==> inputs of zinc <==
Design top_cmd_uart, start of the top module:
module top_cmd_uart #(
    parameter integer CLOCK_FREQ = 100_000_000,
    parameter integer BAUD_RATE  = 115200
)(
    input  logic       clk,
    input  logic       reset,
    input  logic       RxD,
    output logic       TxD,
    output logic [7:0] led
);
Settings: LEC_CHECK=0, ABC_AREA=1, CAP_MARGIN=20, CORE_MARGIN=2, CORE_UTILIZATION=71, CTS_CLUSTER_SIZE=10, SETUP_SLACK_MARGIN=0.33, SLEW_MARGIN=20; clock period 2.25 ns.
run.sh (not shown) runs the stock make flow with config.mk's settings and CLKGATE_MAP_FILE=.
==> indigo (differences from zinc) <==
ABC_AREA = not set   (was 1)
CORE_UTILIZATION = 40   (was 71)
CTS_CLUSTER_SIZE = not set   (was 10)
SETUP_SLACK_MARGIN = not set   (was 0.33)
==> flow/constraint.sdc (replaced) <==
create_clock -name core_clock -period 4.05 [get_ports {clk}]
set_input_delay 0.8100 -clock core_clock [delete_from_list [all_inputs] [get_ports {clk}]]
set_output_delay 0.8100 -clock core_clock [all_outputs]
set_load 0.01 [all_outputs]
==> nickel (differences from zinc) <==
ABC_AREA = not set   (was 1)
CORE_UTILIZATION = 40   (was 71)
CTS_CLUSTER_SIZE = not set   (was 10)
SETUP_SLACK_MARGIN = not set   (was 0.33)
==> flow/constraint.sdc (replaced) <==
create_clock -name core_clock -period 10.0 [get_ports {clk}]
set_input_delay 2.0000 -clock core_clock [delete_from_list [all_inputs] [get_ports {clk}]]
set_output_delay 2.0000 -clock core_clock [all_outputs]
set_load 0.01 [all_outputs]
==> results <==
- nickel completed without violations. indigo completed with no timing, DRC or antenna violations. zinc ended with an error in global routing (5_1_grt).
- Critical path depth: nickel is lower than indigo (4).
- Of nickel and indigo, nickel has the higher register-to-register slack (gap 5.5 ns).
- Of indigo and nickel, indigo has the higher combinational power (gap 150%, measured against nickel).
- Against indigo, the wire length of nickel is lower by 5.9%.

---

==> pepper <==
top_cmd_uart again, from the RTL that the note above started with.
clock: 4.55 ns
lec_check: 0
abc_area: 1
cap_margin: 5
cell_pad_in_sites_detail_placement: 1
core_margin: 9
core_utilization: 33
gpl_routability_driven: 1
gpl_timing_driven: 0
max_routing_layer: met5
place_density_lb_addon: 0.15
setup_slack_margin: 1.01
slew_margin: 20
==> juniper: changes against pepper <==
CAP_MARGIN = 20   (was 5)
CELL_PAD_IN_SITES_DETAIL_PLACEMENT = unset   (was 1)
CORE_MARGIN = 2   (was 9)
CORE_UTILIZATION = 72   (was 33)
GPL_ROUTABILITY_DRIVEN = unset   (was 1)
GPL_TIMING_DRIVEN = unset   (was 0)
MAX_ROUTING_LAYER = unset   (was met5)
PLACE_DENSITY_LB_ADDON = unset   (was 0.15)
SETUP_SLACK_MARGIN = unset   (was 1.01)
TNS_END_PERCENT = 5   (was unset)
==> flow/constraint.sdc (replaced) <==
create_clock -name core_clock -period 2.25 [get_ports {clk}]
set_input_delay 0.4500 -clock core_clock [delete_from_list [all_inputs] [get_ports {clk}]]
set_output_delay 0.4500 -clock core_clock [all_outputs]
set_load 0.01 [all_outputs]
==> raven: changes against pepper <==
ABC_AREA = unset   (was 1)
CAP_MARGIN = 20   (was 5)
CELL_PAD_IN_SITES_DETAIL_PLACEMENT = unset   (was 1)
CORE_MARGIN = 2   (was 9)
CORE_UTILIZATION = 67   (was 33)
GPL_ROUTABILITY_DRIVEN = unset   (was 1)
GPL_TIMING_DRIVEN = unset   (was 0)
MAX_ROUTING_LAYER = unset   (was met5)
PLACE_DENSITY_LB_ADDON = unset   (was 0.15)
SETUP_SLACK_MARGIN = unset   (was 1.01)
==> flow/constraint.sdc (replaced) <==
create_clock -name core_clock -period 4.05 [get_ports {clk}]
set_input_delay 0.8100 -clock core_clock [delete_from_list [all_inputs] [get_ports {clk}]]
set_output_delay 0.8100 -clock core_clock [all_outputs]
set_load 0.01 [all_outputs]
==> maple: changes against pepper <==
ABC_AREA = unset   (was 1)
CAP_MARGIN = 20   (was 5)
CELL_PAD_IN_SITES_DETAIL_PLACEMENT = unset   (was 1)
CORE_MARGIN = 2   (was 9)
CORE_UTILIZATION = 18   (was 33)
GPL_ROUTABILITY_DRIVEN = unset   (was 1)
GPL_TIMING_DRIVEN = unset   (was 0)
MAX_ROUTING_LAYER = unset   (was met5)
PLACE_DENSITY_LB_ADDON = unset   (was 0.15)
SETUP_SLACK_MARGIN = unset   (was 1.01)
==> flow/constraint.sdc (replaced) <==
create_clock -name core_clock -period 14.0 [get_ports {clk}]
set_input_delay 2.8000 -clock core_clock [delete_from_list [all_inputs] [get_ports {clk}]]
set_output_delay 2.8000 -clock core_clock [all_outputs]
set_load 0.01 [all_outputs]
==> notes <==
- Between maple and juniper, the lower power is in maple (gap 84%, measured against juniper).
- The highest global-route usage belongs to juniper, the lowest to maple.
- The highest final cell count belongs to pepper, the lowest to raven.
- pepper ran to the end with no violations. juniper finished but fails on negative setup slack. raven finished with timing, DRC and antenna clean. maple produced a clean layout.
- Synthesized cell count: raven is lower than pepper (about 27%).
No activity file was given, so power comes from the tool's default toggle rates.
